**flow/design.v**
```verilog
module fa(
input a,input b,input ci, output s, output co
);
reg s_out,c_out;
always @(*)
begin
s_out=a^b^ci;
c_out=a&b|a&ci|b&ci;
end
assign s=s_out;
assign co=c_out;
endmodule
module add17bit_2sComp(
   input 		     [16:0]		A,
	input 		     [16:0]		B,
	input 		         		ci,
	output		     [16:0]		calculate_out
);
wire [16:0] s;
wire [16:0] co;
fa fa0(A[0],B[0],ci,s[0],co[0]);
fa fa1(A[1],B[1],co[0],s[1],co[1]);
fa fa2(A[2],B[2],co[1],s[2],co[2]);
fa fa3(A[3],B[3],co[2],s[3],co[3]);
fa fa4(A[4],B[4],co[3],s[4],co[4]);
fa fa5(A[5],B[5],co[4],s[5],co[5]);
fa fa6(A[6],B[6],co[5],s[6],co[6]);
fa fa7(A[7],B[7],co[6],s[7],co[7]);
fa fa8(A[8],B[8],co[7],s[8],co[8]);
fa fa9(A[9],B[9],co[8],s[9],co[9]);
fa fa10(A[10],B[10],co[9],s[10],co[10]);
fa fa11(A[11],B[11],co[10],s[11],co[11]);
fa fa12(A[12],B[12],co[11],s[12],co[12]);
fa fa13(A[13],B[13],co[12],s[13],co[13]);
fa fa14(A[14],B[14],co[13],s[14],co[14]);
fa fa15(A[15],B[15],co[14],s[15],co[15]);
fa fa16(A[16],B[16],co[15],s[16],co[16]);
assign calculate_out[16:0]=s;
endmodule 
module add20bit_2sComp(
   input 		     [19:0]		A,
	input 		     [19:0]		B,
	input 		         		ci,
	output		     [19:0]		calculate_out
);
wire [19:0] s;
wire [19:0] co;
fa fa0(A[0],B[0],ci,s[0],co[0]);
fa fa1(A[1],B[1],co[0],s[1],co[1]);
fa fa2(A[2],B[2],co[1],s[2],co[2]);
fa fa3(A[3],B[3],co[2],s[3],co[3]);
fa fa4(A[4],B[4],co[3],s[4],co[4]);
fa fa5(A[5],B[5],co[4],s[5],co[5]);
fa fa6(A[6],B[6],co[5],s[6],co[6]);
fa fa7(A[7],B[7],co[6],s[7],co[7]);
fa fa8(A[8],B[8],co[7],s[8],co[8]);
fa fa9(A[9],B[9],co[8],s[9],co[9]);
fa fa10(A[10],B[10],co[9],s[10],co[10]);
fa fa11(A[11],B[11],co[10],s[11],co[11]);
fa fa12(A[12],B[12],co[11],s[12],co[12]);
fa fa13(A[13],B[13],co[12],s[13],co[13]);
fa fa14(A[14],B[14],co[13],s[14],co[14]);
fa fa15(A[15],B[15],co[14],s[15],co[15]);
fa fa16(A[16],B[16],co[15],s[16],co[16]);
fa fa17(A[17],B[17],co[16],s[17],co[17]);
fa fa18(A[18],B[18],co[17],s[18],co[18]);
fa fa19(A[19],B[19],co[18],s[19],co[19]);
assign calculate_out[19:0]=s;
endmodule 
module bin2bcd
(
	input wire [9:0] bin,
	output wire [3:0] bcd2,bcd1,bcd0,
	output reg neg
);
reg [9:0] abs_bin, rem, ones;
reg [3:0] tens, honds;
always @ (*) begin
	if (bin[9] == 1'b1) 
		begin
		abs_bin = (~bin) + 10'b00_0000_0001;
		neg = 1'b1;
		end
	else 
		begin
		abs_bin = bin;
		neg = 1'b0;
		end
	if (abs_bin >= 10'd500)
		begin
		honds = 4'h5;
		rem = abs_bin - 10'd500; 
		end 
	else if (abs_bin >= 10'd400 && abs_bin < 10'd500)
	   begin
		honds = 4'h4;
		rem = abs_bin - 10'd400;
		end
	else if (abs_bin >= 10'd300 && abs_bin < 10'd400)
	   begin
		honds = 4'h3;
		rem = abs_bin - 10'd300;
		end
	else if (abs_bin >= 10'd200 && abs_bin < 10'd300)
	   begin
		honds = 4'h2;
		rem = abs_bin - 10'd200;
		end
	else if (abs_bin >= 10'd100 && abs_bin < 10'd200)
	   begin
		honds = 4'h1;
		rem = abs_bin - 10'd100;
		end
	else 
	   begin
		honds = 4'h0;
		rem = abs_bin;
		end
	if (rem >= 10'd090)
		begin
		tens = 4'h9;
		ones = rem - 10'd090;
		end
	else if (rem >= 10'd080 && rem < 10'd090)
		begin
		tens = 4'h8;
		ones = rem - 10'd080;
		end
	else if (rem >= 10'd070 && rem < 10'd080)
		begin
		tens = 4'h7;
		ones = rem - 10'd070;
		end
	else if (rem >= 10'd060 && rem < 10'd070)
		begin
		tens = 4'h6;
		ones = rem - 10'd060;
		end
	else if (rem >= 10'd050 && rem < 10'd060)
		begin
		tens = 4'h5;
		ones = rem - 10'd050;
		end
	else if (rem >= 10'd040 && rem < 10'd050)
		begin
		tens = 4'h4;
		ones = rem - 10'd040;
		end
	else if (rem >= 10'd030 && rem < 10'd040)
		begin
		tens = 4'h3;
		ones = rem - 10'd030;
		end
	else if (rem >= 10'd020 && rem < 10'd030)
		begin
		tens = 4'h2;
		ones = rem - 10'd020;
		end
	else if (rem >= 10'd010 && rem < 10'd020)
		begin
		tens = 4'h1;
		ones = rem - 10'd010;
		end
	else 
		begin
		tens = 4'h0;
		ones = rem;
		end
end
assign bcd0 = ones [3:0];
assign bcd1 = tens;
assign bcd2 = honds;
endmodule 
module edge_detection ( 
input clock, 
input input_signal, 
output reg rising_transition
);
reg n; 
wire rising_transition_c;
assign rising_transition_c = ~n & input_signal;
always @(posedge clock) begin 
n                 <= input_signal; 
rising_transition <= rising_transition_c; 
end
endmodule
module cal(
input clk,
input [1:0] KEY,
input [6:2] SW,
input [15:0] smooth_out,
output [1:0] LEDR,
output reg nothing,
output reg [9:0] BCD_in
);
reg enable1;
reg enable2;
reg state_c, state;
reg [15:0] operand1, operand2;
wire [16:0] num1, num2, num3, num4;
wire [16:0] calculate_out1, calculate_out2;
wire load, reset;
wire reset_edge, load_edge;
assign reset = ~KEY[0];
assign load = ~KEY[1];
edge_detection my_edge1(.clock(clk),.input_signal(reset),.rising_transition(reset_edge));
edge_detection my_edge2(.clock(clk),.input_signal(load),.rising_transition(load_edge));
reg [1:0] LED;
assign LEDR[1:0] = LED[1:0];
always @ (*) begin
state_c = state;
LED = 2'b01;
enable1 = 1'b0;
enable2 = 1'b0;
case (state)
1'b0:begin LED = 2'b01; if (load_edge == 1'b1) begin state_c = 1'b1; enable1 = 1'b1; end end
1'b1:begin LED = 2'b10; if (load_edge == 1'b1) begin state_c = 1'b0; enable2 = 1'b1; end end
endcase
if (reset_edge == 1'b1) begin
state_c = 1'b0;
LED = 2'b01;
end
end
always @ (posedge clk) begin
	state <= state_c;
	if (enable1 == 1'b1) begin
		operand1 <= smooth_out;
	end
	if (enable2 == 1'b1) begin
		operand2 <= smooth_out;
   end
end
parameter smooth = 5'b00_001;
parameter operand_1 = 5'b00_010;
parameter operand_2 = 5'b00_100;
parameter add = 5'b01_000;
parameter sub = 5'b10_000;
assign num1 = {operand1[15],operand1};
assign num2 = {operand2[15],operand2};
assign num3 = {operand1[15],operand1};
assign num4 = ~({operand2[15],operand2});
always @ (*) begin
	case (SW[6:2])
	smooth: begin
		BCD_in = smooth_out[9:0];
		nothing = 1'b0;
	end
	operand_1: begin
		BCD_in = operand1[9:0];
		nothing = 1'b0;
	end
	operand_2: begin
		BCD_in = operand2[9:0];
		nothing = 1'b0;
	end
	add: begin
		BCD_in = calculate_out1[9:0];
		nothing = 1'b0;
	end
	sub: begin
		BCD_in = calculate_out2[9:0];
		nothing = 1'b0;
	end
	default: begin
		BCD_in = 10'd0;
		nothing = 1'b1;
	end
	endcase
end
add17bit_2sComp my_add(.A(num1), .B(num2), .ci(1'b0), .calculate_out(calculate_out1));
add17bit_2sComp my_sub(.A(num3), .B(num4), .ci(1'b1), .calculate_out(calculate_out2));
endmodule 
module seg7(
	output		     [7:0]		HEX0,
	output		     [7:0]		HEX1,
	output		     [7:0]		HEX2,
	output		     [7:0]		HEX3,
	output		     [7:0]		HEX4,
	output		     [7:0]		HEX5,
	input                      clk,
	input                      rst,
	input                      nothing,
   input 		     [11:0]		display,
	input                      neg
);
  reg [31:0] out; 
  reg [12:0] count, count_c;  
always @(count or rst) begin
		count_c = count + 13'd1;
		if (count == 13'd4400) begin
		count_c = 13'd0;
		end
		if (rst == 1'b1) begin
		count_c = 13'd0;
		end
end
always @ (posedge clk) begin
	count <= count_c;
end
always @(*) begin
	 case (display [3:0])  
	 4'b0000: begin 
	 out [7:0] = 8'b11000000; 
	 end 
	 4'b0001: begin 
	 out [7:0] = 8'b11111001; 
	 end 
	 4'b0010: begin 
	 out [7:0] = 8'b10100100; 
	 end 
	 4'b0011: begin 
	 out [7:0] = 8'b10110000; 
	 end 
	 4'b0100: begin 
	 out [7:0] = 8'b10011001; 
	 end 
	 4'b0101: begin 
	 out [7:0]= 8'b10010010; 
	 end 
	 4'b0110: begin 
	 out [7:0]= 8'b10000010; 
	 end 
	 4'b0111: begin 
	 out [7:0]= 8'b11111000; 
	 end
	 4'b1000: begin 
	 out [7:0]= 8'b10000000; 
	 end 
	 4'b1001: begin 
	 out [7:0]= 8'b10010000; 
	 end 
	 4'b1010: begin 
	 out [7:0]= 8'b10001000; 
	 end 
	 4'b1011: begin 
	 out [7:0]= 8'b10000011; 
	 end
	 4'b1100: begin 
	 out [7:0]= 8'b11000110; 
	 end 
	 4'b1101: begin 
	 out [7:0]= 8'b10100001; 
	 end 
	 4'b1110: begin 
	 out [7:0]= 8'b10000110; 
	 end 
	 4'b1111: begin 
	 out [7:0]= 8'b10001110; 
	 end
	 default: begin 
	 out [7:0]= 8'b11111111; 
	 end 
	 endcase 
	 case (display [7:4])  
	 4'b0000: begin 
	 out [15:8]= 8'b11000000; 
	 end 
	 4'b0001: begin 
	 out [15:8]= 8'b11111001; 
	 end 
	 4'b0010: begin 
	 out [15:8]= 8'b10100100; 
	 end 
	 4'b0011: begin 
	 out [15:8]= 8'b10110000; 
	 end 
	 4'b0100: begin 
	 out [15:8]= 8'b10011001; 
	 end 
	 4'b0101: begin 
	 out [15:8]= 8'b10010010; 
	 end 
	 4'b0110: begin 
	 out [15:8]= 8'b10000010; 
	 end 
	 4'b0111: begin 
	 out [15:8]= 8'b11111000; 
	 end
	 4'b1000: begin 
	 out [15:8]= 8'b10000000; 
	 end 
	 4'b1001: begin 
	 out [15:8]= 8'b10010000; 
	 end 
	 4'b1010: begin 
	 out [15:8]= 8'b10001000; 
	 end 
	 4'b1011: begin 
	 out [15:8]= 8'b10000011; 
	 end
	 4'b1100: begin 
	 out [15:8]= 8'b11000110; 
	 end 
	 4'b1101: begin 
	 out [15:8]= 8'b10100001; 
	 end 
	 4'b1110: begin 
	 out [15:8]= 8'b10000110; 
	 end 
	 4'b1111: begin 
	 out [15:8]= 8'b10001110; 
	 end
	 default: begin 
	 out [15:8]= 8'b11111111; 
	 end 
	 endcase 
	 case (display [11:8])  
	 4'b0000: begin 
	 out [23:16]= 8'b11000000; 
	 end 
	 4'b0001: begin 
	 out [23:16]= 8'b11111001; 
	 end 
	 4'b0010: begin 
	 out [23:16]= 8'b10100100; 
	 end 
	 4'b0011: begin 
	 out [23:16]= 8'b10110000; 
	 end 
	 4'b0100: begin 
	 out [23:16]= 8'b10011001; 
	 end 
	 4'b0101: begin 
	 out [23:16]= 8'b10010010; 
	 end 
	 4'b0110: begin 
	 out [23:16]= 8'b10000010; 
	 end 
	 4'b0111: begin 
	 out [23:16]= 8'b11111000; 
	 end
	 4'b1000: begin 
	 out [23:16]= 8'b10000000; 
	 end 
	 4'b1001: begin 
	 out [23:16]= 8'b10010000; 
	 end 
	 4'b1010: begin 
	 out [23:16]= 8'b10001000; 
	 end 
	 4'b1011: begin 
	 out [23:16]= 8'b10000011; 
	 end
	 4'b1100: begin 
	 out [23:16]= 8'b11000110; 
	 end 
	 4'b1101: begin 
	 out [23:16]= 8'b10100001; 
	 end 
	 4'b1110: begin 
	 out [23:16]= 8'b10000110; 
	 end 
	 4'b1111: begin 
	 out [23:16]= 8'b10001110; 
	 end
	 default: begin 
	 out [23:16]= 8'b11111111; 
	 end 
	 endcase 
	 case (neg)
	 1'b1: begin
	 out [31:24]= 8'b10111111;
	 end
	 default: begin 
	 out [31:24]= 8'b11111111; 
	 end 
	 endcase
    if (nothing == 1'b1) begin 
	 if (count <= 13'd2200) begin
	 out [7:0] = 8'b1011_1111;
	 out[15:8] = 8'b1011_1111;
	 out[23:16] = 8'b1011_1111; 
	 out[31:24] = 8'b1011_1111;
	 end 
	 else begin
	 out [7:0] = 8'b1111_1111;
	 out[15:8] = 8'b1111_1111;
	 out[23:16] = 8'b1111_1111; 
	 out[31:24] = 8'b1111_1111;
	 end
	 end
 end 
assign HEX0[7:0]=out[7:0];
assign HEX1[7:0]=out[15:8];
assign HEX2[7:0]=out[23:16];
assign HEX3[7:0]=out[31:24];
assign HEX4[7:0]= 8'b11111111;
assign HEX5[7:0]= 8'b11111111;
endmodule
module smooth_filter(
input clk,
input reset,
input [15:0] in,
input [1:0] SW,
output [15:0] out
);
reg [6:0] count, count_c;
wire en;
always @(reset or count) begin
	if (reset == 1'b1) begin
		count_c = 7'd0;
	end
	else begin
		count_c = count + 7'd1;
	end
end
assign en = (count == 7'd99);
reg [15:0] r1, r2, r3, r4, r5, r6, r7, r8, r9, r10, r11, r12, r13, r14, r15, r16;
always @ (posedge clk) begin
	count <= count_c;
	if (en == 1'b1) begin
		r1 <= in;
		r2 <= r1;
		r3 <= r2;
		r4 <= r3;
		r5 <= r4;
		r6 <= r5;
		r7 <= r6;
		r8 <= r7;
		r9 <= r8;
		r10 <= r9;
		r11 <= r10;
		r12 <= r11;
		r13 <= r12;
		r14 <= r13;
		r15 <= r14;
		r16 <= r15;
	end
end
reg [19:0] sum;
wire [19:0] num1, num2, num3, num4, num5, num6, num7, num8;
wire [19:0] num9, num10, num11, num12, num13, num14, num15, num16;
wire ci=1'b0;
wire [19:0] calculate_out1, calculate_out2, calculate_out3, calculate_out4,
            calculate_out5, calculate_out6, calculate_out7, calculate_out8,
				calculate_out9, calculate_out10, calculate_out11, calculate_out12,
				calculate_out13, calculate_out14, calculate_out15;
assign num1 = {{4{r1[15]}},r1};
assign num2 = {{4{r2[15]}},r2};
assign num3 = {{4{r3[15]}},r3};
assign num4 = {{4{r4[15]}},r4};
assign num5 = {{4{r5[15]}},r5};
assign num6 = {{4{r6[15]}},r6};
assign num7 = {{4{r7[15]}},r7};
assign num8 = {{4{r8[15]}},r8};
assign num9 = {{4{r9[15]}},r9};
assign num10 = {{4{r10[15]}},r10};
assign num11 = {{4{r11[15]}},r11};
assign num12 = {{4{r12[15]}},r12};
assign num13 = {{4{r13[15]}},r13};
assign num14 = {{4{r14[15]}},r14};
assign num15 = {{4{r15[15]}},r15};
assign num16 = {{4{r16[15]}},r16};
always @(*) begin
	sum = num1;
	case (SW[1:0]) 
	2'b00:begin 
		sum = num1;
	end
	2'b01:begin
		sum = calculate_out1;
		sum = sum >> 1; 
	end
	2'b10:begin
		sum = calculate_out3;
		sum = sum >> 2;  
	end
	2'b11:begin
		sum = calculate_out15;
		sum = sum >> 4;  
	end
	endcase 
end
assign out = sum[15:0];
add20bit_2sComp my_adder1 (.A(num1),.B(num2),.ci(ci),.calculate_out(calculate_out1));
add20bit_2sComp my_adder2 (.A(calculate_out1),.B(num3),.ci(ci),.calculate_out(calculate_out2));
add20bit_2sComp my_adder3(.A(calculate_out2),.B(num4),.ci(ci),.calculate_out(calculate_out3));
add20bit_2sComp my_adder4(.A(calculate_out3),.B(num5),.ci(ci),.calculate_out(calculate_out4));
add20bit_2sComp my_adder5 (.A(calculate_out4),.B(num6),.ci(ci),.calculate_out(calculate_out5));
add20bit_2sComp my_adder6(.A(calculate_out5),.B(num7),.ci(ci),.calculate_out(calculate_out6));
add20bit_2sComp my_adder7(.A(calculate_out6),.B(num8),.ci(ci),.calculate_out(calculate_out7));
add20bit_2sComp my_adder8 (.A(calculate_out7),.B(num9),.ci(ci),.calculate_out(calculate_out8));
add20bit_2sComp my_adder9(.A(calculate_out8),.B(num10),.ci(ci),.calculate_out(calculate_out9));
add20bit_2sComp my_adder10(.A(calculate_out9),.B(num11),.ci(ci),.calculate_out(calculate_out10));
add20bit_2sComp my_adder11(.A(calculate_out10),.B(num12),.ci(ci),.calculate_out(calculate_out11));
add20bit_2sComp my_adder12(.A(calculate_out11),.B(num13),.ci(ci),.calculate_out(calculate_out12));
add20bit_2sComp my_adder13(.A(calculate_out12),.B(num14),.ci(ci),.calculate_out(calculate_out13));
add20bit_2sComp my_adder14(.A(calculate_out13),.B(num15),.ci(ci),.calculate_out(calculate_out14));
add20bit_2sComp my_adder15(.A(calculate_out14),.B(num16),.ci(ci),.calculate_out(calculate_out15));
endmodule 
module calc_top (
   input              clk,
   input              rst,
   input      [15:0]  data_x,
   input      [1:0]   KEY,
   input      [6:0]   SW,
   output     [7:0]   HEX0,
   output     [7:0]   HEX1,
   output     [7:0]   HEX2,
   output     [7:0]   HEX3,
   output     [7:0]   HEX4,
   output     [7:0]   HEX5,
   output     [1:0]   LEDR
   );
wire [3:0] bcd2, bcd1, bcd0;
wire neg;
wire [15:0] smooth_out;
wire nothing;
wire [9:0] BCD_in;
smooth_filter my_filter (.clk(clk), .reset(rst), .in(data_x[15:0]), .SW(SW[1:0]), .out(smooth_out));
cal my_cal (.clk(clk), .KEY(KEY), .SW(SW[6:2]), .smooth_out(smooth_out), .LEDR(LEDR[1:0]), .nothing(nothing), .BCD_in(BCD_in));
bin2bcd my_bin2bcd (.bin(BCD_in), .bcd2(bcd2), .bcd1(bcd1), .bcd0(bcd0), .neg(neg));
seg7 my_seg7 (.HEX0(HEX0), .HEX1(HEX1), .HEX2(HEX2), .HEX3(HEX3), .HEX4(HEX4), .HEX5(HEX5), .clk(clk), .rst(rst), .nothing(nothing), .display({bcd2, bcd1, bcd0}), .neg(neg));
endmodule
```
**flow/run.sh**
```bash
#!/bin/bash
# the make line also repeats each setting of config.mk as NAME=value (left out here)
make -C /OpenROAD-flow-scripts/flow DESIGN_CONFIG=/design/flow/config.mk WORK_HOME=/design/flow/orfs CLKGATE_MAP_FILE= finish
```
**flow/config.mk**
```make
export PLATFORM = sky130hd
export DESIGN_NAME = calc_top
export DESIGN_NICKNAME = calc_top
export VERILOG_FILES = /design/flow/design.v
export SDC_FILE = /design/flow/constraint.sdc
export NUM_CORES = 4
export LEC_CHECK = 0
export ABC_AREA = 1
export CAP_MARGIN = 20
export CELL_PAD_IN_SITES_DETAIL_PLACEMENT = 0
export CORE_MARGIN = 4
export CORE_UTILIZATION = 40
export CTS_CLUSTER_SIZE = 46
export GPL_TIMING_DRIVEN = 0
export HOLD_SLACK_MARGIN = -0.02
export MAX_ROUTING_LAYER = met4
export MIN_ROUTING_LAYER = met2
export SLEW_MARGIN = 20
export TNS_END_PERCENT = 85
```
**flow/constraint.sdc**
```tcl
create_clock -name core_clock -period 41.0 [get_ports {clk}]
set_input_delay 8.2000 -clock core_clock [delete_from_list [all_inputs] [get_ports {clk}]]
set_output_delay 8.2000 -clock core_clock [all_outputs]
set_load 0.01 [all_outputs]
```
==> run notes, run 1 <==
- **beginning of the worst hold path** my_cal.my_edge2.n$_DFF_P_
- **post-CTS setup buffer count** 0
- **Via density** 6.54
- **H-Tree Level Count** 1
- **most instantiated flip-flop cell in the synthesis netlist** sky130_fd_sc_hd__edfxtp_1
- **clock insertion delay at the later pin of the skew report** 550 ps
- **Synth warnings** 6
- **remaining antenna violation count after routing** 0
- **GRT Overall Usage** 22.2%
- **Largest type area fraction** 43.5%
- **path category of the worst min-delay check** reg2reg
- **Worst path slowest cell** sky130_fd_sc_hd__xor2_1
- **global-route wire length before repair** 53900 um
- **final number of setup-violating endpoints** 0
- **CTS sink count** 269
- **total number of vias** 13899
- **placer's final routability congestion estimate** 0.869
- **Tmin final** 29880 ps
- **post-layout period usage of the worst path** 72.9%
- **launch point of the worst path** my_filter.r1[0]$_DFFE_PN_
- **Max Buffers Root-to-Sink** 3
- **startpoint-to-endpoint class of the critical path** reg2out
- **maximum capacitance violations** 0
- **Reg clk slew, reported paths** 60 ps
- **endpoint of the worst setup timing path** HEX0[1]
- **OpenROAD warning count** 59
- **top cell types by occurrence after synthesis** 294 x sky130_fd_sc_hd__nand2_1, 244 x sky130_fd_sc_hd__edfxtp_1, 205 x sky130_fd_sc_hd__inv_1
- **sequential power** 0.000299 W
- **Core Footprint** 0.0412 mm^2
- **power dissipated in the clock network** 0.000239 W
- **Initial DRC Count** 1605
- **relative contribution of sequential cells to total power** 43.6%
- **total of fill cells in the finished design** 3701
- **unrepaired setup endpoints after global routing** false
- **number of gates resized after cts** 0
- **estimated wirelength of the detail-placed design** 25500 um
- **Reg2Reg Capture Point** my_cal.operand2[9]$_DFFE_PP_
- **number of distinct library cells after synthesis** 57
- **post-synthesis to final-layout area growth** 13.6%
- **number of cells in Yosys stat** 1435
- **Crit path required time** 32800 ps
- **status** timing/DRC/antenna clean
- **most common cell in the synthesized netlist** sky130_fd_sc_hd__nand2_1
- **Flops after synth** 269
- **cell type with the largest total area** sky130_fd_sc_hd__edfxtp_1
- **net switching component of the power** 0.000205 W
- **cell type group with the largest total delay on the critical path** adder cells
- **Worst Max-Slew Pin Slew** 986 ps
- **CTS tree** yes
- **flip-flops with a built-in enable** 244
- **I/O Buffers** 48
- **AO/OA Area Share** 4.48%
- **cell types with the largest area share after synthesis** sky130_fd_sc_hd__edfxtp_1 43%, sky130_fd_sc_hd__fa_1 23%, sky130_fd_sc_hd__nand2_1 6.6%
- **total buffers and inverters traversed by the critical path** 10
- **Largest stage delay, worst path** 810 ps
- **number of design rule violations left after detail routing** 0
- **total congestion overflow after global routing** 0
- **Final Hold Viols** 0
- **Setup Skew** 13.2 ps
- **leakage power** 7.90 nW
- **critical path capture point type** output pin
- **length of the first detailed-routing pass in iterations** 5
- **source of the worst register-to-register timing path** my_filter.r1[0]$_DFFE_PN_
- **Post-CTS Hold Buffers** 0
- **highest ir drop seen on vdd** 0.0321 mV
- **power density of the placed cells** 35.8 mW/mm^2
- **Synth Cell Area** 0.0168 mm^2
- **achievable clock frequency** 33.5 MHz
- **Top Consumer** sequential cells
- **Max-Slew Margin vs Limit** 34.1%
- **most frequent CP cell** sky130_fd_sc_hd__fa_1
- **vias in the first global route** 16289
- **number of cells traversed by the worst register-to-register path** 37
- **area share of xor/xnor cells in the synthesized design** 1.25%
- **combinational power share** 21.6%
- **floorplan row count** 74
- **final core area utilization** 46.5%
- **Sw Ratio** 29.9%
- **simple-gate share of the synthesized area** 13.9%
- **Internal** 0.000480 W
- **largest fanout on the critical path** 12
- **number of logic stages on the critical path including buffering** 69
- **arithmetic-cell share of the synthesized area counting full adders, half adders and majority gates** 27.2%
- **CP Launch Type** flop
- **pin count of the biggest net entering global routing** 15
- **reg-to-reg setup timing slack** 26440 ps
- **dominant combinational cell family by area after synthesis** adder cells
- **initial antenna violation count** 0
- **combinational power** 0.000148 W
- **Cells on Worst Hold Path** 1
- **proportion of synthesized area in mux cells** 0%
- **width of the chip** 213 um
- **arrival time at the worst endpoint** 21680 ps
- **count of antenna diodes in the layout** 0
- **total routed wirelength** 32100 um
- **sequential cell area fraction in the yosys report** 46.5%
- **Max Slew Vio Count** 0
- **root cell of the clock tree** sky130_fd_sc_hd__clkbuf_16
- **number of nets in the finished design** 1852
- **syn avg cell area** 11.7 um^2
- **FFs w/ async S/R, synth** 0%
- **routed len/inst** 15.1 um
- **number of top-level pins** 77
- **vertical die dimension** 213 um
- **FP Core Util** 40.9%
- **die outline area** 0.0455 mm^2
- **clock buffer count from CTS** 27
- **Clk network pwr share** 34.9%
- **yosys stat chip area** 0.0168 mm^2
- **WHS Endpoint** my_cal.my_edge2.rising_transition$_DFF_P_
- **cell count after synthesis** 1435
- **final sum of negative setup slack** 0 ps
layout make-up:
class                   count  area (um^2)  share of cell area [%]
plain buffers              33          243                    1.27
inverters                 231          870                    4.54
clock buffers              34          732                    3.82
flip-flops and latches    269         7830                    40.9
well taps                 532          666                    3.48
clock inverters            15          105                   0.549
multi-input cells         927         8010                    41.9
repair buffers             85          683                    3.57
routing by layer:
layer	up-vias	part of all wire [%]	track usage [%]	wire length, um
met5	-	0	-	0
met4	0	4.1	1.79	1330
met3	201	42	33.4	13600
met2	3426	54	24.1	17200
met1	5370	0	-	0
li1	4902	-	-	-
per-stage QoR:
stage / setup WS, ps / total power [W] / std cells / area, um^2 / hold slack [ps]
after floorplan: 14560 / 0.000409 / 1460 / 16900 / 363
after global placement: 7800 / 0.000447 / 2040 / 18100 / 372
after detailed placement: 11750 / 0.000448 / 2077 / 18300 / 374
after CTS: 11140 / 0.000688 / 2126 / 19100 / 390
after global routing: 9650 / 0.000725 / 2126 / 19100 / 399
final: 11120 / 0.000685 / 2126 / 19100 / 381
==> run 2, diff against run 1 <==
- CELL_PAD_IN_SITES_DETAIL_PLACEMENT: 0 -> unset
- CORE_MARGIN: 4 -> 2
- CORE_UTILIZATION: 40 -> 72
- CTS_CLUSTER_DIAMETER: unset -> 42
- CTS_CLUSTER_SIZE: 46 -> 37
- GPL_TIMING_DRIVEN: 0 -> unset
- HOLD_SLACK_MARGIN: -0.02 -> unset
- MAX_ROUTING_LAYER: met4 -> unset
- MIN_ROUTING_LAYER: met2 -> unset
- PLACE_DENSITY_LB_ADDON: unset -> 0.11
- SETUP_SLACK_MARGIN: unset -> 4.39
- TNS_END_PERCENT: 85 -> unset
- clock period: 41.0 -> 15.4 ns (I/O delays scaled with it)
==> run 2 against run 1 <==
The run now fails in global routing (5_1_grt). Die area down 46%. Synthesized area unchanged. Synthesized cell count unchanged.
==> run notes, run 2 <==
- **floorplan row count** 55, -26%
- **Max Buffers Root-to-Sink** 3, unchanged
- **Flops after synth** 269, unchanged
- **proportion of synthesized area in mux cells** 0%, unchanged
- **FP Core Util** 74.0%, +33 points
- **Core Footprint** 0.0228 mm^2, -45%
- **vertical die dimension** 157 um, -26%
- **estimated wirelength of the detail-placed design** 31000 um, +22%
- **total congestion overflow after global routing** 90
- **cell types with the largest area share after synthesis** sky130_fd_sc_hd__edfxtp_1 43%, sky130_fd_sc_hd__fa_1 23%, sky130_fd_sc_hd__nand2_1 6.6%
- **number of top-level pins** 77, unchanged
- **placer's final routability congestion estimate** 0.935, +7.5%
- **width of the chip** 157 um, -26%
- **cell type with the largest total area** sky130_fd_sc_hd__edfxtp_1
- **error text reported by the tool** [ERROR GRT-0232] Routing congestion too high. Check the congestion heatmap in the GUI.
- **GRT Overall Usage** 71.3%
- **clock buffer count from CTS** 31, +15%
- **Synth warnings** 6, unchanged
- **Largest type area fraction** 43.5%, unchanged
- **syn avg cell area** 11.7 um^2, unchanged
- **flip-flops with a built-in enable** 244, unchanged
- **number of distinct library cells after synthesis** 57, unchanged
- **most instantiated flip-flop cell in the synthesis netlist** sky130_fd_sc_hd__edfxtp_1
- **H-Tree Level Count** 1, unchanged
- **FFs w/ async S/R, synth** 0%, unchanged
- **arithmetic-cell share of the synthesized area counting full adders, half adders and majority gates** 27.2%, unchanged
- **die outline area** 0.0246 mm^2, -46%
- **I/O Buffers** 48, unchanged
- **root cell of the clock tree** sky130_fd_sc_hd__clkbuf_16
- **most common cell in the synthesized netlist** sky130_fd_sc_hd__nand2_1
- **sequential cell area fraction in the yosys report** 46.5%, unchanged
- **CTS sink count** 269, unchanged
- **cell count after synthesis** 1435, unchanged
- **area share of xor/xnor cells in the synthesized design** 1.25%, unchanged
- **simple-gate share of the synthesized area** 13.9%, unchanged
- **yosys stat chip area** 0.0168 mm^2, unchanged
- **status** aborted with a tool error
- **AO/OA Area Share** 4.48%, unchanged
- **failing step** global routing (5_1_grt)
- **Synth Cell Area** 0.0168 mm^2, unchanged
- **top cell types by occurrence after synthesis** 294 x sky130_fd_sc_hd__nand2_1, 244 x sky130_fd_sc_hd__edfxtp_1, 205 x sky130_fd_sc_hd__inv_1
- **number of cells in Yosys stat** 1435, unchanged
- **Post-CTS Hold Buffers** 0, unchanged
- **dominant combinational cell family by area after synthesis** adder cells
[run 2: timing repair]
| item | CTS |
|---|---|
| hold endpoints to repair | 0 |
| cloned | 1 |
| resized | 217 |
| endpoints found under the setup margin | 40 |
| pin swaps | 79 |
| setup buffers | 44 |
[run 2: per-stage QoR]
| step | hold slack [ps] | setup slack [ps] | setup TNS, ps | area, um^2 | std cells |
|---|---|---|---|---|---|
| 2_1_floorplan | 363 | -4590 | -82660 | 17500 | 1460 |
| 3_3_place_gp | 367 | -5130 | -97450 | 19300 | 1941 |
| 3_5_place_dp | 379 | -5850 | -113530 | 19300 | 1941 |
| 4_1_cts | 381 | -6030 | -119010 | 21200 | 2044 |
[run 2: layer usage]
metal	global-route usage [%]	GRT overflow
met5	21.7	0
met4	72.3	36
met3	56.0	3
met2	88.6	51
met1	70.3	0
==> run 3, diff against run 2 <==
- CAP_MARGIN: 20 -> 40
- CORE_UTILIZATION: 72 -> 19
- CTS_CLUSTER_DIAMETER: 42 -> unset
- CTS_CLUSTER_SIZE: 37 -> unset
- HOLD_SLACK_MARGIN: unset -> 0.02
- PLACE_DENSITY_LB_ADDON: 0.11 -> unset
- SETUP_SLACK_MARGIN: 4.39 -> unset
- SLEW_MARGIN: 20 -> 25
- clock period: 15.4 -> 28.0 ns (I/O delays scaled with it)
==> run 3 against run 2 <==
Now clean on timing, DRC and antenna. Synthesized area stayed put. Synthesized cell count unchanged. Die area grew to 3.7 times the previous value.
==> run notes, run 3 <==
- **total of fill cells in the finished design** 9496
- **Max-Slew Margin vs Limit** 55.4%
- **placer's final routability congestion estimate** 0.825, -12%
- **number of nets in the finished design** 1794
- **cell type with the largest total area** sky130_fd_sc_hd__edfxtp_1
- **global-route wire length before repair** 49900 um
- **simple-gate share of the synthesized area** 13.9%, unchanged
- **arrival time at the worst endpoint** 21050 ps
- **Power Total** 0.00103 W
- **GRT Overall Usage** 6.70%
- **final number of setup-violating endpoints** 0
- **AO/OA Area Share** 4.48%, unchanged
- **estimated wirelength of the detail-placed design** 22900 um, -26%
- **clock insertion delay at the later pin of the skew report** 570 ps
- **Internal** 0.000733 W
- **combinational power share** 19.8%
- **remaining antenna violation count after routing** 0
- **setup ws final** 1350 ps
- **achievable clock frequency** 37.5 MHz
- **Initial DRC Count** 536
- **total congestion overflow after global routing** 0
- **Max Buffers Root-to-Sink** 3, unchanged
- **Final Hold Viols** 0
- **root cell of the clock tree** sky130_fd_sc_hd__clkbuf_16
- **power dissipated in the clock network** 0.000386 W
- **die outline area** 0.0911 mm^2, +270%
- **endpoint of the worst setup timing path** HEX0[1]
- **power density of the placed cells** 52.1 mW/mm^2
- **Crit path required time** 22400 ps
- **number of design rule violations left after detail routing** 0
- **maximum capacitance violations** 0
- **combinational power** 0.000204 W
- **Largest type area fraction** 43.5%, unchanged
- **Worst path slowest cell** sky130_fd_sc_hd__fa_1
- **routed len/inst** 11.1 um
- **Setup Skew** 36.3 ps
- **Reg2Reg Capture Point** my_cal.operand1[9]$_DFFE_PP_
- **sequential power** 0.000438 W
- **cell types with the largest area share after synthesis** sky130_fd_sc_hd__edfxtp_1 43%, sky130_fd_sc_hd__fa_1 23%, sky130_fd_sc_hd__nand2_1 6.6%
- **final sum of negative setup slack** 0 ps
- **largest fanout on the critical path** 16
- **I/O Buffers** 48, unchanged
- **cell count after synthesis** 1435, unchanged
- **CP Launch Type** flop
- **Synth warnings** 6, unchanged
- **vertical die dimension** 302 um, +92%
- **FP Core Util** 19.1%, -55 points
- **status** timing/DRC/antenna clean
- **Top Consumer** sequential cells
- **number of distinct library cells after synthesis** 57, unchanged
- **most instantiated flip-flop cell in the synthesis netlist** sky130_fd_sc_hd__edfxtp_1
- **launch point of the worst path** my_filter.r1[0]$_DFFE_PN_
- **Post-CTS Hold Buffers** 0, unchanged
- **floorplan row count** 109, +98%
- **WHS Endpoint** my_cal.my_edge2.rising_transition$_DFF_P_
- **syn avg cell area** 11.7 um^2, unchanged
- **width of the chip** 302 um, +92%
- **leakage power** 7.67 nW
- **Core Footprint** 0.0881 mm^2, +290%
- **proportion of synthesized area in mux cells** 0%, unchanged
- **path category of the worst min-delay check** reg2reg
- **post-CTS setup buffer count** 0, -100%
- **count of antenna diodes in the layout** 0
- **Max Slew Vio Count** 0
- **OpenROAD warning count** 59
- **Tmin final** 26650 ps
- **Setup WS pre-CTS** 1490 ps, +7340 ps
- **yosys stat chip area** 0.0168 mm^2, unchanged
- **total number of vias** 9660
- **Reg clk slew, reported paths** 60 ps
- **unrepaired setup endpoints after global routing** false
- **Sw Ratio** 28.7%
- **length of the first detailed-routing pass in iterations** 6
- **beginning of the worst hold path** my_cal.my_edge2.n$_DFF_P_
- **FFs w/ async S/R, synth** 0%, unchanged
- **source of the worst register-to-register timing path** my_filter.r1[0]$_DFFE_PN_
- **Largest stage delay, worst path** 600 ps
- **critical path capture point type** output pin
- **post-layout period usage of the worst path** 95.2%
- **sequential cell area fraction in the yosys report** 46.5%, unchanged
- **Synth Cell Area** 0.0168 mm^2, unchanged
- **total routed wirelength** 30100 um
- **dominant combinational cell family by area after synthesis** adder cells
- **arithmetic-cell share of the synthesized area counting full adders, half adders and majority gates** 27.2%, unchanged
- **area share of xor/xnor cells in the synthesized design** 1.25%, unchanged
- **relative contribution of sequential cells to total power** 42.6%
- **post-synthesis to final-layout area growth** 17.1%
- **initial antenna violation count** 1
- **Cells on Worst Hold Path** 1
- **CTS tree** yes
- **Clk network pwr share** 37.6%
- **reg-to-reg setup timing slack** 13220 ps
- **most common cell in the synthesized netlist** sky130_fd_sc_hd__nand2_1
- **pin count of the biggest net entering global routing** 66
- **H-Tree Level Count** 1, unchanged
- **Worst Max-Slew Pin Slew** 668 ps
- **number of logic stages on the critical path including buffering** 66
- **top cell types by occurrence after synthesis** 294 x sky130_fd_sc_hd__nand2_1, 244 x sky130_fd_sc_hd__edfxtp_1, 205 x sky130_fd_sc_hd__inv_1
- **number of gates resized after cts** 0, -100%
- **most frequent CP cell** sky130_fd_sc_hd__fa_1
- **clock buffer count from CTS** 31, unchanged
- **number of top-level pins** 77, unchanged
- **Via density** 3.57
- **CTS sink count** 269, unchanged
- **Flops after synth** 269, unchanged
- **highest ir drop seen on vdd** 0.0437 mV
- **flip-flops with a built-in enable** 244, unchanged
- **startpoint-to-endpoint class of the critical path** reg2out
- **number of cells traversed by the worst register-to-register path** 37
- **net switching component of the power** 0.000295 W
- **total buffers and inverters traversed by the critical path** 8
- **number of cells in Yosys stat** 1435, unchanged
- **vias in the first global route** 10140
- **cell type group with the largest total delay on the critical path** adder cells
- **worst slack on hold paths** 373 ps
[run 3: per-layer routing]
metal	wire [um]	vias to the layer above	track usage (%)
met5	11	-	0
met4	760	2	1.70
met3	1460	50	1.61
met2	13700	167	11.0
met1	14100	4618	8.84
li1	-	4823	-
[run 3: through the flow]
stage	instances	instance area (um^2)	util (%)
detailed placement	2647	18700	21.3
finish	2704	19700	22.4
global route	2704	19700	22.4
floorplan	1460	16900	-
CTS	2703	19700	22.4
global placement	2645	18700	21.2
[run 3: cell type report]
cell class	instances	area (um^2)	share of cell area, %
clock buffers	41	833	4.22
clock inverters	15	140	0.710
inverters	231	870	4.41
multi-input cells	927	8020	40.6
flip-flops and latches	269	7830	39.7
well taps	1165	1460	7.39
repair buffers	56	593	3.00
==> run 4, diff against run 3 <==
- CAP_MARGIN: 40 -> 20
- CORE_UTILIZATION: 19 -> 68
- CTS_CLUSTER_SIZE: unset -> 74
- HOLD_SLACK_MARGIN: 0.02 -> unset
- PLACE_DENSITY: unset -> 0.35
- SETUP_SLACK_MARGIN: unset -> -0.04
- SLEW_MARGIN: 25 -> 20
- clock period: 28.0 -> 15.7 ns (I/O delays scaled with it)
==> run 4 against run 3 <==
Now fails the layout checks on negative setup slack. Combinational power rose to 3.2 times the previous value. Wire length rose by 57%. Non-clock buffer count rose by 208. Critical path depth rose by 1. Largest cell class unchanged.
==> run notes, run 4 <==
- **Power Total** 0.00211 W, +110%
- **area share of xor/xnor cells in the synthesized design** 1.25%, unchanged
- **Via density** 5.93, +66%
- **Reg2Reg Capture Point** my_cal.operand1[9]$_DFFE_PP_
- **sequential cell area fraction in the yosys report** 46.5%, unchanged
- **cell count after synthesis** 1435, unchanged
- **power dissipated in the clock network** 0.000676 W, +75%
- **arithmetic-cell share of the synthesized area counting full adders, half adders and majority gates** 27.2%, unchanged
- **combinational power share** 30.9%, +11 points
- **cell type with the largest total area** sky130_fd_sc_hd__edfxtp_1
- **number of distinct library cells after synthesis** 57, unchanged
- **beginning of the worst hold path** my_cal.my_edge1.n$_DFF_P_
- **number of design rule violations left after detail routing** 0, unchanged
- **final sum of negative setup slack** -118620 ps, -118620 ps
- **Worst path slowest cell** sky130_fd_sc_hd__fa_2
- **source of the worst register-to-register timing path** my_filter.r2[0]$_DFFE_PN_
- **count of antenna diodes in the layout** 0, unchanged
- **maximum capacitance violations** 0, unchanged
- **Synth Cell Area** 0.0168 mm^2, unchanged
- **Cells on Worst Hold Path** 1, unchanged
- **sequential power** 0.000780 W, +78%
- **total routed wirelength** 47200 um, +57%
- **unrepaired setup endpoints after global routing** true
- **Synth warnings** 6, unchanged
- **GRT Overall Usage** 36.5%, +30 points
- **remaining antenna violation count after routing** 0, unchanged
- **Crit path required time** 12560 ps, -9840 ps
- **Core Footprint** 0.0243 mm^2, -72%
- **startpoint-to-endpoint class of the critical path** reg2out
- **number of cells in Yosys stat** 1435, unchanged
- **most common cell in the synthesized netlist** sky130_fd_sc_hd__nand2_1
- **post-synthesis to final-layout area growth** 26.7%
- **relative contribution of sequential cells to total power** 37.0%, -5.6 points
- **floorplan row count** 57, -48%
- **power density of the placed cells** 98.8 mW/mm^2, +90%
- **total number of vias** 12270, +27%
- **CP Launch Type** flop
- **Max-Slew Margin vs Limit** 26.7%, -29 points
- **initial antenna violation count** 0, -1
- **post-layout period usage of the worst path** 137%, +42 points
- **routed len/inst** 22.8 um, +110%
- **Sw Ratio** 31.5%, +2.9 points
- **Setup WS pre-CTS** -5650 ps, -7140 ps
- **combinational power** 0.000652 W, +220%
- **WHS Endpoint** my_cal.my_edge1.rising_transition$_DFF_P_
- **estimated wirelength of the detail-placed design** 29300 um, +28%
- **number of cells traversed by the worst register-to-register path** 39, +5.4%
- **CTS tree** yes
- **simple-gate share of the synthesized area** 13.9%, unchanged
- **Violated Checks** negative setup slack
- **logic area** 0.00909 mm^2, +13%
- **AO/OA Area Share** 4.48%, unchanged
- **number of nets in the finished design** 2001, +12%
- **number of top-level pins** 77, unchanged
- **Setup Skew** 23.2 ps, -13.1 ps
- **arrival time at the worst endpoint** 18440 ps, -2610 ps
- **setup ws final** -5880 ps, -7230 ps
- **reg-to-reg setup timing slack** 1390 ps, -11830 ps
- **global-route wire length before repair** 71300 um, +43%
- **H-Tree Level Count** 1, unchanged
- **FP Core Util** 69.3%, +50 points
- **total buffers and inverters traversed by the critical path** 11, +3
- **endpoint of the worst setup timing path** HEX1[6]
- **critical path capture point type** output pin
- **placer's final routability congestion estimate** 0.888, +7.6%
- **Largest type area fraction** 43.5%, unchanged
- **I/O Buffers** 48, unchanged
- **path category of the worst min-delay check** reg2reg
- **width of the chip** 161 um, -47%
- **most instantiated flip-flop cell in the synthesis netlist** sky130_fd_sc_hd__edfxtp_1
- **Max Buffers Root-to-Sink** 3, unchanged
- **Tmin final** 21580 ps
- **Reg clk slew, reported paths** 60 ps, about the same
- **total of fill cells in the finished design** 985, -90%
- **FFs w/ async S/R, synth** 0%, unchanged
- **Top Consumer** sequential cells
- **top cell types by occurrence after synthesis** 294 x sky130_fd_sc_hd__nand2_1, 244 x sky130_fd_sc_hd__edfxtp_1, 205 x sky130_fd_sc_hd__inv_1
- **root cell of the clock tree** sky130_fd_sc_hd__clkbuf_16
- **OpenROAD warning count** 64, +8.5%
- **achievable clock frequency** 46.3 MHz
- **Initial DRC Count** 1404, +160%
- **launch point of the worst path** my_filter.r2[0]$_DFFE_PN_
- **status** finished with violations
- **CTS sink count** 269, unchanged
- **Largest stage delay, worst path** 660 ps, +60 ps
- **Max Slew Vio Count** 0, unchanged
- **yosys stat chip area** 0.0168 mm^2, unchanged
- **most frequent CP cell** sky130_fd_sc_hd__fa_2
- **total congestion overflow after global routing** 0, unchanged
- **number of logic stages on the critical path including buffering** 67, +1.5%
- **length of the first detailed-routing pass in iterations** 5, -1
- **clock buffer count from CTS** 29, -6.5%
- **clock insertion delay at the later pin of the skew report** 570 ps, about the same
- **Flops after synth** 269, unchanged
- **die outline area** 0.0261 mm^2, -71%
- **Clk network pwr share** 32.1%, -5.5 points
- **Placement Cell Area** 0.0193 mm^2, +3.0%
- **cell type group with the largest total delay on the critical path** adder cells
- **highest ir drop seen on vdd** 0.0933 mV, +110%
- **final number of setup-violating endpoints** 22, +22
- **largest fanout on the critical path** 9, -7
- **vertical die dimension** 161 um, -47%
- **Worst Max-Slew Pin Slew** 1100 ps, +432 ps
- **final design area excluding fillers** 0.0213 mm^2, +8.2%
- **leakage power** 8.65 nW, +13%
- **pin count of the biggest net entering global routing** 83, +26%
- **Post-CTS Hold Buffers** 0, unchanged
- **cell types with the largest area share after synthesis** sky130_fd_sc_hd__edfxtp_1 43%, sky130_fd_sc_hd__fa_1 23%, sky130_fd_sc_hd__nand2_1 6.6%
- **FF/Latch Area** 0.00783 mm^2, unchanged
- **Final Hold Viols** 0, unchanged
- **flip-flops with a built-in enable** 244, unchanged
- **dominant combinational cell family by area after synthesis** adder cells
- **Internal** 0.00144 W, +97%
- **syn avg cell area** 11.7 um^2, unchanged
- **vias in the first global route** 12990, +28%
- **net switching component of the power** 0.000665 W, +130%
- **proportion of synthesized area in mux cells** 0%, unchanged
run 4: final cells by class:
type | instances | area share (%)
multi-input cells | 928 | 42.6
flip-flops and latches | 269 | 36.7
repair buffers | 264 | 10.3
inverters | 231 | 4.18
clock buffers | 40 | 4.03
well taps | 324 | 1.90
clock inverters | 12 | 0.375
run 4: layer usage:
metal | share of wire [%] | wire length, um | GRT usage, % | up-vias
li1 | - | - | - | 5231
met1 | 33 | 15600 | 41.5 | 6040
met2 | 52 | 24500 | 64.8 | 746
met3 | 7.6 | 3580 | 7.58 | 253
met4 | 7.4 | 3470 | 20.0 | 0
met5 | 0 | 0 | 0 | -
run 4: stage by stage:
step,instances,hold slack (ps),util (%)
after floorplan,1460,363,-
after global placement,1956,367,79.4
after detailed placement,1956,376,79.4
after CTS,2048,389,86.2
after global routing,2068,395,87.8
final,2068,388,87.8
run 4: timing repair:
item	CTS	global route
buffers inserted	41	20
resized	206	64
setup endpoints to repair	22	22
cloned	1	0
pin swaps	75	65
==> run 5, diff against run 4 <==
- ABC_AREA: 1 -> unset
- CAP_MARGIN: 20 -> 30
- CORE_ASPECT_RATIO: unset -> 1.15
- CORE_UTILIZATION: 68 -> 72
- CTS_CLUSTER_DIAMETER: unset -> 183
- CTS_CLUSTER_SIZE: 74 -> 14
- PLACE_DENSITY: 0.35 -> unset
- PLACE_DENSITY_LB_ADDON: unset -> 0.04
- SETUP_SLACK_MARGIN: -0.04 -> 1.06
- SLEW_MARGIN: 20 -> 40
- clock period: 15.7 -> 14.0 ns (I/O delays scaled with it)
==> run 5 against run 4 <==
The run now fails in global routing (5_1_grt). Synthesized cell count shrank 9.5%. Die area fell by 1.2%. Synthesized area is 4.6% higher.
==> run notes, run 5 <==
- **width of the chip** 150 um, -7.1%
- **status** aborted with a tool error
- **arithmetic-cell share of the synthesized area counting full adders, half adders and majority gates** 26.2%, -1.0 points
- **syn avg cell area** 13.6 um^2, +16%
- **clock buffer count from CTS** 23, -21%
- **cell types with the largest area share after synthesis** sky130_fd_sc_hd__edfxtp_1 42%, sky130_fd_sc_hd__fa_1 22%, sky130_fd_sc_hd__ha_1 4.1%
- **GRT Overall Usage** 76.7%
- **placer's final routability congestion estimate** 0.970, +9.2%
- **flip-flops with a built-in enable** 244, unchanged
- **cell type with the largest total area** sky130_fd_sc_hd__edfxtp_1
- **FP Core Util** 73.1%, +3.8 points
- **floorplan row count** 61, +7.0%
- **proportion of synthesized area in mux cells** 1.55%, +1.6 points
- **error text reported by the tool** [ERROR GRT-0116] Global routing finished with congestion. Check the congestion regions in the DRC Viewer.
- **Core Footprint** 0.0241 mm^2, -0.83%
- **top cell types by occurrence after synthesis** 244 x sky130_fd_sc_hd__edfxtp_1, 193 x sky130_fd_sc_hd__fa_1, 125 x sky130_fd_sc_hd__inv_1
- **die outline area** 0.0257 mm^2, -1.2%
- **cell count after synthesis** 1298, -9.5%
- **most common cell in the synthesized netlist** sky130_fd_sc_hd__edfxtp_1
- **most instantiated flip-flop cell in the synthesis netlist** sky130_fd_sc_hd__edfxtp_1
- **CTS sink count** 269, unchanged
- **number of cells in Yosys stat** 1298, -9.5%
- **simple-gate share of the synthesized area** 9.38%, -4.6 points
- **failing step** global routing (5_1_grt)
- **vertical die dimension** 172 um, +6.4%
- **FFs w/ async S/R, synth** 0%, unchanged
- **total congestion overflow after global routing** 875
- **Placement Cell Area** 0.0209 mm^2, +8.3%
- **sequential cell area fraction in the yosys report** 44.4%, -2.0 points
- **dominant combinational cell family by area after synthesis** adder cells
- **Flops after synth** 269, unchanged
- **Post-CTS Hold Buffers** 0, unchanged
- **AO/OA Area Share** 10.8%, +6.4 points
- **Synth warnings** 6, unchanged
- **cell count after placement** 1895, -3.1%
- **H-Tree Level Count** 1, unchanged
- **area share of xor/xnor cells in the synthesized design** 2.73%, +1.5 points
- **number of distinct library cells after synthesis** 99, +74%
- **Largest type area fraction** 41.6%, -1.9 points
- **root cell of the clock tree** sky130_fd_sc_hd__clkbuf_16
- **Synth Cell Area** 0.0176 mm^2, +4.6%
- **estimated wirelength of the detail-placed design** 46600 um, +59%
- **number of top-level pins** 77, unchanged
- **yosys stat chip area** 0.0176 mm^2, +4.6%
- **Max Buffers Root-to-Sink** 3, unchanged
- **I/O Buffers** 48, unchanged
run 5: per-layer routing:
layer  GRT overflow  global-route usage (%)
met1              7                    73.3
met4            269                    80.1
met5              0                    24.4
met2            581                     102
met3             18                    52.1
run 5: timing repair:
item | 4_1_cts
pin swaps | 123
setup endpoints to repair | 32
setup buffers | 45
resized | 206
run 5: through the flow:
stage | worst slack [ps] | setup TNS, ps | utilization (%)
floorplan | -6660 | -120160 | -
global placement | -7540 | -142240 | 86.4
detailed placement | -8740 | -170450 | 86.6
CTS | -8630 | -171440 | 92.7
==> run 6, diff against run 5 <==
- CAP_MARGIN: 30 -> 20
- CORE_ASPECT_RATIO: 1.15 -> unset
- CORE_UTILIZATION: 72 -> 40
- CTS_CLUSTER_DIAMETER: 183 -> unset
- CTS_CLUSTER_SIZE: 14 -> unset
- PLACE_DENSITY_LB_ADDON: 0.04 -> unset
- SETUP_SLACK_MARGIN: 1.06 -> unset
- SLEW_MARGIN: 40 -> 20
- clock period: 14.0 -> 28.0 ns (I/O delays scaled with it)
==> run 6 against run 5 <==
The run now finishes clean. Synthesized area unchanged. Die area grew 78%. Synthesized cell count unchanged.
==> run notes, run 6 <==
- **global-route wire length before repair** 59600 um
- **Internal** 0.000740 W
- **vias in the first global route** 11083
- **GRT Overall Usage** 16.0%
- **I/O Buffers** 48, unchanged
- **cell type group with the largest total delay on the critical path** adder cells
- **CTS tree** yes
- **total congestion overflow after global routing** 0
- **total of fill cells in the finished design** 3905
- **Flops after synth** 269, unchanged
- **total number of vias** 10600
- **Largest stage delay, worst path** 640 ps
- **die outline area** 0.0458 mm^2, +78%
- **beginning of the worst hold path** my_cal.my_edge2.n$_DFF_P_
- **combinational power share** 24.7%
- **post-layout instance count excluding filler cells** 1991
- **Synth warnings** 6, unchanged
- **total buffers and inverters traversed by the critical path** 8
- **cell count after synthesis** 1298, unchanged
- **most instantiated flip-flop cell in the synthesis netlist** sky130_fd_sc_hd__edfxtp_1
- **Sw Ratio** 29.6%
- **Core Footprint** 0.0433 mm^2, +79%
- **number of distinct library cells after synthesis** 99, unchanged
- **placer's final routability congestion estimate** 0.909, -6.3%
- **number of design rule violations left after detail routing** 0
- **remaining antenna violation count after routing** 0
- **arrival time at the worst endpoint** 21340 ps
- **combinational power** 0.000259 W
- **vertical die dimension** 214 um, +25%
- **largest fanout on the critical path** 6
- **maximum capacitance violations** 0
- **most frequent CP cell** sky130_fd_sc_hd__fa_1
- **AO/OA Area Share** 10.8%, unchanged
- **number of cells traversed by the worst register-to-register path** 36
- **met2 routing resource usage after global routing** 24.4%
- **count of antenna diodes in the layout** 0
- **launch point of the worst path** my_filter.r1[0]$_DFFE_PN_
- **sequential cell area fraction in the yosys report** 44.4%, unchanged
- **unrepaired setup endpoints after global routing** false
- **logic area** 0.00909 mm^2
- **leakage power** 7.35 nW
- **OpenROAD warning count** 59
- **syn avg cell area** 13.6 um^2, unchanged
- **WHS Endpoint** my_cal.my_edge2.rising_transition$_DFF_P_
- **final sum of negative setup slack** 0 ps
- **critical path capture point type** output pin
- **clock insertion delay at the later pin of the skew report** 570 ps
- **Max Buffers Root-to-Sink** 3, unchanged
- **FP Core Util** 40.7%, -32 points
- **number of logic stages on the critical path including buffering** 61
- **sequential power** 0.000438 W
- **Placement Cell Area** 0.0188 mm^2, -10%
- **Post-CTS Hold Buffers** 0, unchanged
- **Reg2Reg Capture Point** my_cal.operand1[9]$_DFFE_PP_
- **dominant combinational cell family by area after synthesis** adder cells
- **startpoint-to-endpoint class of the critical path** reg2out
- **Via density** 5.32
- **root cell of the clock tree** sky130_fd_sc_hd__clkbuf_16
- **proportion of synthesized area in mux cells** 1.55%, unchanged
- **setup ws final** 1060 ps
- **Synth Cell Area** 0.0176 mm^2, unchanged
- **met3 global-route usage** 2.33%
- **Worst path slowest cell** sky130_fd_sc_hd__fa_2
- **flip-flops with a built-in enable** 244, unchanged
- **H-Tree Level Count** 1, unchanged
- **FF/Latch Area** 0.00783 mm^2
- **global-route track usage on met1** 23.8%
- **width of the chip** 214 um, +43%
- **top cell types by occurrence after synthesis** 244 x sky130_fd_sc_hd__edfxtp_1, 193 x sky130_fd_sc_hd__fa_1, 125 x sky130_fd_sc_hd__inv_1
- **area share of xor/xnor cells in the synthesized design** 2.73%, unchanged
- **endpoint of the worst setup timing path** HEX0[1]
- **Final Hold Viols** 0
- **Top Consumer** sequential cells
- **Power Total** 0.00105 W
- **Max Slew Vio Count** 0
- **initial antenna violation count** 0
- **number of top-level pins** 77, unchanged
- **CTS sink count** 269, unchanged
- **Reg clk slew, reported paths** 60 ps
- **Worst Max-Slew Pin Slew** 1030 ps
- **cell count after placement** 1929, +1.8%
- **power dissipated in the clock network** 0.000355 W
- **Clk network pwr share** 33.7%
- **Initial DRC Count** 935
- **Tmin final** 26940 ps
- **clock buffer count from CTS** 28, +22%
- **length of the first detailed-routing pass in iterations** 5
- **most common cell in the synthesized netlist** sky130_fd_sc_hd__edfxtp_1
- **CP Launch Type** flop
- **Largest type area fraction** 41.6%, unchanged
- **total routed wirelength** 35700 um
- **Max-Slew Margin vs Limit** 31.2%
- **yosys stat chip area** 0.0176 mm^2, unchanged
- **simple-gate share of the synthesized area** 9.38%, unchanged
- **Setup Skew** 41.2 ps
- **arithmetic-cell share of the synthesized area counting full adders, half adders and majority gates** 26.2%, unchanged
- **status** timing/DRC/antenna clean
- **path category of the worst min-delay check** reg2reg
- **pin count of the biggest net entering global routing** 83
- **floorplan row count** 76, +25%
- **routed len/inst** 17.9 um
- **final number of setup-violating endpoints** 0
- **post-synthesis to final-layout area growth** 12.3%
- **global routing's busiest layer** met2
- **Crit path required time** 22400 ps
- **number of nets in the finished design** 1662
- **highest ir drop seen on vdd** 0.0456 mV
- **post-layout period usage of the worst path** 96.2%
- **relative contribution of sequential cells to total power** 41.6%
- **Setup WS pre-CTS** 714 ps, +9450 ps
- **achievable clock frequency** 37.1 MHz
- **final design area excluding fillers** 0.0198 mm^2
- **estimated wirelength of the detail-placed design** 26900 um, -42%
- **source of the worst register-to-register timing path** my_filter.r1[0]$_DFFE_PN_
- **cell types with the largest area share after synthesis** sky130_fd_sc_hd__edfxtp_1 42%, sky130_fd_sc_hd__fa_1 22%, sky130_fd_sc_hd__ha_1 4.1%
- **reg-to-reg setup timing slack** 12930 ps
- **Cells on Worst Hold Path** 1
- **cell type with the largest total area** sky130_fd_sc_hd__edfxtp_1
- **power density of the placed cells** 53.1 mW/mm^2
- **net switching component of the power** 0.000312 W
- **FFs w/ async S/R, synth** 0%, unchanged
- **number of cells in Yosys stat** 1298, unchanged
[run 6: routing by layer]
| layer | up-vias | share of wire, % |
|---|---|---|
| met4 | 0 | 2.3 |
| met3 | 58 | 4.9 |
| li1 | 4863 | - |
| met1 | 5399 | 47 |
| met2 | 280 | 46 |
| met5 | - | 0 |
[run 6: stage by stage]
stage                     utilization (%)  hold WS [ps]
final                                45.7           389
after global routing                 45.7           410
after global placement               43.5           369
after floorplan                         -           363
after CTS                            45.5           393
after detailed placement             43.5           384
[run 6: layout make-up]
cell class	instances	share of cell area, %
Multi-Input combinational cell	867	45.9
Sequential cell	269	39.5
Timing Repair Buffer	91	4.06
Clock buffer	41	3.89
Tap cell	585	3.70
Inverter	127	2.41
Clock inverter	11	0.468
[run 6: what timing repair did]
action	4_1_cts	5_1_grt
pin swaps	1	2
setup endpoints to repair	1	14
resized	1	9
buffers inserted	0	10
==> run 7, diff against run 6 <==
- ABC_AREA: unset -> 1
- CAP_MARGIN: 20 -> 30
- CORE_UTILIZATION: 40 -> 65
- SETUP_SLACK_MARGIN: unset -> 3.37
- clock period: 28.0 -> 23.1 ns (I/O delays scaled with it)
==> run 7 against run 6 <==
Still clean. Sequential share of layout area decreased by 1.7 points. Non-clock buffer count rose by 59. Critical path depth up 10. Critical path type unchanged. Final area is 4.4% higher.
==> run notes, run 7 <==
- **GRT Overall Usage** 26.5%, +11 points
- **dominant combinational cell family by area after synthesis** adder cells
- **top cell types by occurrence after synthesis** 294 x sky130_fd_sc_hd__nand2_1, 244 x sky130_fd_sc_hd__edfxtp_1, 205 x sky130_fd_sc_hd__inv_1
- **most instantiated flip-flop cell in the synthesis netlist** sky130_fd_sc_hd__edfxtp_1
- **final number of setup-violating endpoints** 0, unchanged
- **cell type with the largest total area** sky130_fd_sc_hd__edfxtp_1
- **simple-gate share of the synthesized area** 13.9%, +4.6 points
- **global-route wire length before repair** 55700 um, -6.5%
- **root cell of the clock tree** sky130_fd_sc_hd__clkbuf_16
- **achievable clock frequency** 43.7 MHz
- **cell type group with the largest total delay on the critical path** adder cells
- **length of the first detailed-routing pass in iterations** 6, +1
- **post-layout period usage of the worst path** 99.1%, +2.9 points
- **CTS sink count** 269, unchanged
- **width of the chip** 165 um, -23%
- **Largest stage delay, worst path** 630 ps, about the same
- **total number of vias** 10881, +2.7%
- **FFs w/ async S/R, synth** 0%, unchanged
- **sequential power** 0.000530 W, +21%
- **Setup Skew** 12.8 ps, -28.4 ps
- **Clk network pwr share** 32.0%, -1.7 points
- **final design area excluding fillers** 0.0207 mm^2, +4.4%
- **cell types with the largest area share after synthesis** sky130_fd_sc_hd__edfxtp_1 43%, sky130_fd_sc_hd__fa_1 23%, sky130_fd_sc_hd__nand2_1 6.6%
- **Reg2Reg Capture Point** my_cal.operand1[9]$_DFFE_PP_
- **Placement Cell Area** 0.0183 mm^2, -2.5%
- **most common cell in the synthesized netlist** sky130_fd_sc_hd__nand2_1
- **number of nets in the finished design** 1886, +13%
- **reg-to-reg setup timing slack** 9140 ps, -3790 ps
- **combinational power share** 30.4%, +5.7 points
- **vias in the first global route** 11117, +0.31%
- **Max Buffers Root-to-Sink** 3, unchanged
- **FP Core Util** 66.5%, +26 points
- **number of distinct library cells after synthesis** 57, -42%
- **arrival time at the worst endpoint** 18270 ps, -3070 ps
- **Top Consumer** sequential cells
- **net switching component of the power** 0.000441 W, +42%
- **total congestion overflow after global routing** 0, unchanged
- **vertical die dimension** 165 um, -23%
- **number of logic stages on the critical path including buffering** 71, +16%
- **yosys stat chip area** 0.0168 mm^2, -4.4%
- **placer's final routability congestion estimate** 0.862, -5.1%
- **proportion of synthesized area in mux cells** 0%, -1.6 points
- **WHS Endpoint** my_cal.my_edge2.rising_transition$_DFF_P_
- **largest fanout on the critical path** 7, +1
- **maximum capacitance violations** 0, unchanged
- **total routed wirelength** 36300 um, +1.8%
- **clock insertion delay at the later pin of the skew report** 550 ps, -20 ps
- **endpoint of the worst setup timing path** HEX0[1]
- **estimated wirelength of the detail-placed design** 24100 um, -10%
- **area share of xor/xnor cells in the synthesized design** 1.25%, -1.5 points
- **beginning of the worst hold path** my_cal.my_edge2.n$_DFF_P_
- **number of top-level pins** 77, unchanged
- **remaining antenna violation count after routing** 0, unchanged
- **Largest type area fraction** 43.5%, +1.9 points
- **Worst path slowest cell** sky130_fd_sc_hd__fa_2
- **Power Total** 0.00141 W, +34%
- **Max Slew Vio Count** 0, unchanged
- **Crit path required time** 18480 ps, -3920 ps
- **routed len/inst** 18.5 um, +3.3%
- **source of the worst register-to-register timing path** my_filter.r2[0]$_DFFE_PN_
- **relative contribution of sequential cells to total power** 37.7%, -3.9 points
- **Synth Cell Area** 0.0168 mm^2, -4.4%
- **launch point of the worst path** my_filter.r2[0]$_DFFE_PN_
- **final sum of negative setup slack** 0 ps, unchanged
- **total of fill cells in the finished design** 1382, -65%
- **number of design rule violations left after detail routing** 0, unchanged
- **post-synthesis to final-layout area growth** 22.7%
- **power density of the placed cells** 68.1 mW/mm^2, +28%
- **combinational power** 0.000427 W, +65%
- **Reg clk slew, reported paths** 60 ps, about the same
- **flip-flops with a built-in enable** 244, unchanged
- **clock buffer count from CTS** 29, +3.6%
- **unrepaired setup endpoints after global routing** true
- **sequential cell area fraction in the yosys report** 46.5%, +2.0 points
- **path category of the worst min-delay check** reg2reg
- **Synth warnings** 6, unchanged
- **Core Footprint** 0.0253 mm^2, -41%
- **leakage power** 8.21 nW, +12%
- **AO/OA Area Share** 4.48%, -6.4 points
- **I/O Buffers** 48, unchanged
- **syn avg cell area** 11.7 um^2, -14%
- **total buffers and inverters traversed by the critical path** 12, +4
- **highest ir drop seen on vdd** 0.0690 mV, +51%
- **power dissipated in the clock network** 0.000450 W, +27%
- **most frequent CP cell** sky130_fd_sc_hd__fa_2
- **Internal** 0.000967 W, +31%
- **status** timing/DRC/antenna clean
- **H-Tree Level Count** 1, unchanged
- **Flops after synth** 269, unchanged
- **Via density** 5.55, +4.2%
- **pin count of the biggest net entering global routing** 83, unchanged
- **number of cells in Yosys stat** 1435, +11%
- **cell count after synthesis** 1435, +11%
- **Cells on Worst Hold Path** 1, unchanged
- **FF/Latch Area** 0.00783 mm^2, unchanged
- **Final Hold Viols** 0, unchanged
- **initial antenna violation count** 0, unchanged
- **startpoint-to-endpoint class of the critical path** reg2out
- **Initial DRC Count** 914, -2.2%
- **Max-Slew Margin vs Limit** 36.6%, +5.4 points
- **Worst Max-Slew Pin Slew** 952 ps, -80.9 ps
- **count of antenna diodes in the layout** 0, unchanged
- **floorplan row count** 58, -24%
- **CTS tree** yes
- **logic area** 0.00920 mm^2, +1.1%
- **Tmin final** 22890 ps
- **Sw Ratio** 31.3%, +1.7 points
- **CP Launch Type** flop
- **OpenROAD warning count** 64, +8.5%
- **die outline area** 0.0272 mm^2, -41%
- **arithmetic-cell share of the synthesized area counting full adders, half adders and majority gates** 27.2%, +1.0 points
- **number of cells traversed by the worst register-to-register path** 37, +2.8%
- **critical path capture point type** output pin
run 7: stage by stage:
step	utilization [%]	std cells	setup slack, ps	hold WS (ps)
3_3_place_gp	72.4	1834	290	367
3_5_place_dp	72.4	1834	72.5	371
2_1_floorplan	-	1460	1560	363
6_report	81.6	1961	212	384
5_1_grt	81.6	1961	-380	400
4_1_cts	78.2	1926	204	387
run 7: final cells by class:
| class | count | share of cell area [%] |
|---|---|---|
| multi-input cells | 927 | 44.5 |
| clock buffers | 37 | 3.87 |
| clock inverters | 17 | 0.666 |
| inverters | 231 | 4.34 |
| flip-flops and latches | 269 | 37.9 |
| repair buffers | 150 | 6.77 |
| well taps | 330 | 2.00 |
run 7: timing repair:
| item | 4_1_cts | 5_1_grt |
|---|---|---|
| hold buffers | 0 | 0 |
| setup buffers | 38 | 34 |
| pin swaps | 71 | 73 |
| resized | 146 | 169 |
| setup endpoints to repair | 22 | 22 |
run 7: layer usage:
metal	wire length (um)	GRT usage (%)	part of all wire [%]	up-vias
li1	-	-	-	5003
met1	14400	35.4	40	5469
met2	19300	46.6	53	330
met3	1520	3.21	4.2	79
met4	1060	7.23	2.9	0
met5	0	0	0	-
No activity file was given, so power comes from the tool's default toggle rates.
